==> v15 <==
==> flow/design.v (excerpt) <==
module sd_card_top
#(
	parameter  SPI_LOW_SPEED_DIV = 248,          
	parameter  SPI_HIGH_SPEED_DIV = 0            
)
(
	input            clk,
	input            rst,
	output           SD_nCS,                     
	output           SD_DCLK,                    
	output           SD_MOSI,                    
	input            SD_MISO,                    
	output           sd_init_done,               
	input            sd_sec_read,                
	input[31:0]      sd_sec_read_addr,           
	output[7:0]      sd_sec_read_data,           
	output           sd_sec_read_data_valid,     
	output           sd_sec_read_end,            
	input            sd_sec_write,               
	input[31:0]      sd_sec_write_addr,          
	input[7:0]       sd_sec_write_data,          
	output           sd_sec_write_data_req,      
	output           sd_sec_write_end            
);
==> flow/config.mk <==
export PLATFORM = sky130hd
export DESIGN_NAME = sd_card_top
export DESIGN_NICKNAME = sd_card_top
export VERILOG_FILES = /design/flow/design.v
export SDC_FILE = /design/flow/constraint.sdc
export NUM_CORES = 4
export LEC_CHECK = 0
export ABC_AREA = 0
export CAP_MARGIN = 5
export CORE_MARGIN = 2
export CORE_UTILIZATION = 72
export CTS_CLUSTER_DIAMETER = 201
export CTS_CLUSTER_SIZE = 14
export SETUP_SLACK_MARGIN = 0.59
export SLEW_MARGIN = 20
==> flow/constraint.sdc <==
create_clock -name core_clock -period 2.4 [get_ports {clk}]
set_input_delay 0.4800 -clock core_clock [delete_from_list [all_inputs] [get_ports {clk}]]
set_output_delay 0.4800 -clock core_clock [all_outputs]
set_load 0.01 [all_outputs]
run.sh (not shown) runs the stock make flow with config.mk's settings and CLKGATE_MAP_FILE=.
==> v28 (differences from v15) <==
ABC_AREA = not set   (was 0)
CAP_MARGIN = 20   (was 5)
CORE_UTILIZATION = 40   (was 72)
CTS_CLUSTER_DIAMETER = not set   (was 201)
CTS_CLUSTER_SIZE = not set   (was 14)
SETUP_SLACK_MARGIN = not set   (was 0.59)
==> flow/constraint.sdc (replaced) <==
create_clock -name core_clock -period 3.58 [get_ports {clk}]
set_input_delay 0.7160 -clock core_clock [delete_from_list [all_inputs] [get_ports {clk}]]
set_output_delay 0.7160 -clock core_clock [all_outputs]
set_load 0.01 [all_outputs]
==> v34 (differences from v15) <==
ABC_AREA = not set   (was 0)
CAP_MARGIN = 20   (was 5)
CORE_UTILIZATION = 64   (was 72)
CTS_CLUSTER_DIAMETER = not set   (was 201)
CTS_CLUSTER_SIZE = not set   (was 14)
SETUP_SLACK_MARGIN = 0.83   (was 0.59)
==> flow/constraint.sdc (replaced) <==
create_clock -name core_clock -period 3.4 [get_ports {clk}]
set_input_delay 0.6800 -clock core_clock [delete_from_list [all_inputs] [get_ports {clk}]]
set_output_delay 0.6800 -clock core_clock [all_outputs]
set_load 0.01 [all_outputs]
==> results <==
| item | v34 | v15 | v28 |
|---|---|---|---|
| Logic power comb | 175 uW | - | 169 uW |
| Timing-limited maximum frequency | 395 MHz | - | 317 MHz |
| Number of stages on the worst hold path | 1 | - | 1 |
| MI comb cells | 734 | - | 734 |
| Power in the clock group | 2.48 mW | - | 2.69 mW |
| Fraction of the core area occupied by cells at floorplan | 0.661 | 0.734 | 0.410 |
| Tally of OpenROAD warnings | 38 | - | 32 |
| Half-perimeter wire length after placement | 16.3 mm | 18.5 mm | 16.8 mm |
| Crit-path max FO | 7 | - | 13 |
| Combinational cell fraction of total power | 0.035 | - | 0.033 |
| Number of well taps | 184 | - | 319 |
| Path length in cells of the critical path | 6 | - | 9 |
| Power dissipated in sequential cells | 2.40 mW | - | 2.28 mW |
| Area of the core | 14600 sq um | 13200 sq um | 23600 sq um |
| Number of fill cells in the layout | 942 | - | 2254 |
| Area enclosed by the die boundary | 16100 sq um | 14400 sq um | 25500 sq um |
| Outcome | timing/DRC/antenna clean | stopped before the end | timing/DRC/antenna clean |
| Failing step | - | 5_1_grt | - |
| Endpoint kind of the worst setup timing path | flop | - | flop |
| Number of clock-tree buffers in the layout | 31 | - | 33 |


==> run a: inputs <==
sd_card_top again, from the RTL that the note above started with.
==> flow/design.v (excerpt) <==
module sd_card_top
#(
	parameter  SPI_LOW_SPEED_DIV = 248,          
	parameter  SPI_HIGH_SPEED_DIV = 0            
)
(
	input            clk,
	input            rst,
	output           SD_nCS,                     
	output           SD_DCLK,                    
	output           SD_MOSI,                    
	input            SD_MISO,                    
	output           sd_init_done,               
	input            sd_sec_read,                
	input[31:0]      sd_sec_read_addr,           
	output[7:0]      sd_sec_read_data,           
	output           sd_sec_read_data_valid,     
	output           sd_sec_read_end,            
	input            sd_sec_write,               
	input[31:0]      sd_sec_write_addr,          
	input[7:0]       sd_sec_write_data,          
	output           sd_sec_write_data_req,      
	output           sd_sec_write_end            
);
Settings: LEC_CHECK=0, ABC_AREA=0, CAP_MARGIN=40, CELL_PAD_IN_SITES_GLOBAL_PLACEMENT=1, CORE_ASPECT_RATIO=1.35, CORE_MARGIN=2, CORE_UTILIZATION=39, CTS_CLUSTER_DIAMETER=40, CTS_CLUSTER_SIZE=16, GPL_TIMING_DRIVEN=0, HOLD_SLACK_MARGIN=0.11, MAX_ROUTING_LAYER=met4, PLACE_DENSITY_LB_ADDON=0.09, SETUP_SLACK_MARGIN=0.01, SLEW_MARGIN=0, TNS_END_PERCENT=25; clock period 4.31 ns.
==> run b (differences from run a) <==
Settings changed: CAP_MARGIN 40 to 20, CORE_UTILIZATION 39 to 61, CTS_CLUSTER_DIAMETER 40 to unset, CTS_CLUSTER_SIZE 16 to 14, GPL_TIMING_DRIVEN 0 to unset, HOLD_SLACK_MARGIN 0.11 to unset, MAX_ROUTING_LAYER met4 to unset, PLACE_DENSITY_LB_ADDON 0.09 to unset, SETUP_SLACK_MARGIN 0.01 to -0.19, SLEW_MARGIN 0 to 30, TNS_END_PERCENT 25 to 95.
==> flow/constraint.sdc (replaced) <==
create_clock -name core_clock -period 1.99 [get_ports {clk}]
set_input_delay 0.3980 -clock core_clock [delete_from_list [all_inputs] [get_ports {clk}]]
set_output_delay 0.3980 -clock core_clock [all_outputs]
set_load 0.01 [all_outputs]
==> run c (differences from run a) <==
Settings changed: CAP_MARGIN 40 to 20, CTS_CLUSTER_DIAMETER 40 to unset, CTS_CLUSTER_SIZE 16 to 14, GPL_TIMING_DRIVEN 0 to unset, HOLD_SLACK_MARGIN 0.11 to unset, MAX_ROUTING_LAYER met4 to unset, PLACE_DENSITY_LB_ADDON 0.09 to 0.18, SETUP_SLACK_MARGIN 0.01 to unset, SLEW_MARGIN 0 to 30.
==> flow/constraint.sdc (replaced) <==
create_clock -name core_clock -period 4.28 [get_ports {clk}]
set_input_delay 0.8560 -clock core_clock [delete_from_list [all_inputs] [get_ports {clk}]]
set_output_delay 0.8560 -clock core_clock [all_outputs]
set_load 0.01 [all_outputs]
==> comparison table <==
Global-route track usage on met1: run c 0.2423; run a 0.2482; run b 0.3673
Global router's overall resource usage: run c 0.1913; run a 0.2106; run b 0.2974
Share of total power consumed by net switching: run c 0.2131; run a 0.2319; run b 0.2081
Comb power frac: run c 0.036; run a 0.034; run b 0.039
Levels on crit path: run c 9; run a 7; run b 6
Area used by multi-input combinational logic: run c 4315 um^2; run a 4299 um^2; run b 4579 um^2
Number of cells on the worst reg-to-reg path: run c 9; run a 7; run b 6
Areal power density over the cells: run c 334.5 nW/um^2; run a 364.2 nW/um^2; run b 639.4 nW/um^2
Hold Startpoint: run c spi_master_m0.state[4]; run a spi_master_m0.state[5]; run b sd_sec_write
Result of the run: run c finished clean; run a finished clean; run b finished with violations
Violated checks: run c -; run a -; run b setup timing
Signal arrival time at the worst endpoint: run c 3.65 ns; run a 3.63 ns; run b 2.80 ns
Reg2reg start: run c sd_card_cmd_m0.byte_cnt[1]; run a sd_card_cmd_m0.byte_cnt[1]; run b sd_card_cmd_m0.state[8]
Max transition margin: run c 0.3877; run a 0.3890; run b 0.5460
WL met1: run c 10.38 mm; run a 10.59 mm; run b 9.689 mm
Buffers on Ports: run c 92; run a 91; run b 92
Worst Clk Skew: run c 0.01072 ns; run a 0.01928 ns; run b 0.01452 ns
Setup-violating endpoint count in the final report: run c 0; run a 0; run b 31
Maximum vdd ir drop: run c 0.0003498 V; run a 0.0003379 V; run b 0.0008052 V
Vias after detailed routing: run c 7620; run a 7877; run b 8434
Height of the chip: run c 187.0 um; run a 187.0 um; run b 150.3 um
Register cell area after layout: run c 5045 um^2; run a 5045 um^2; run b 5047 um^2
Power and IR drop assume default switching activity.
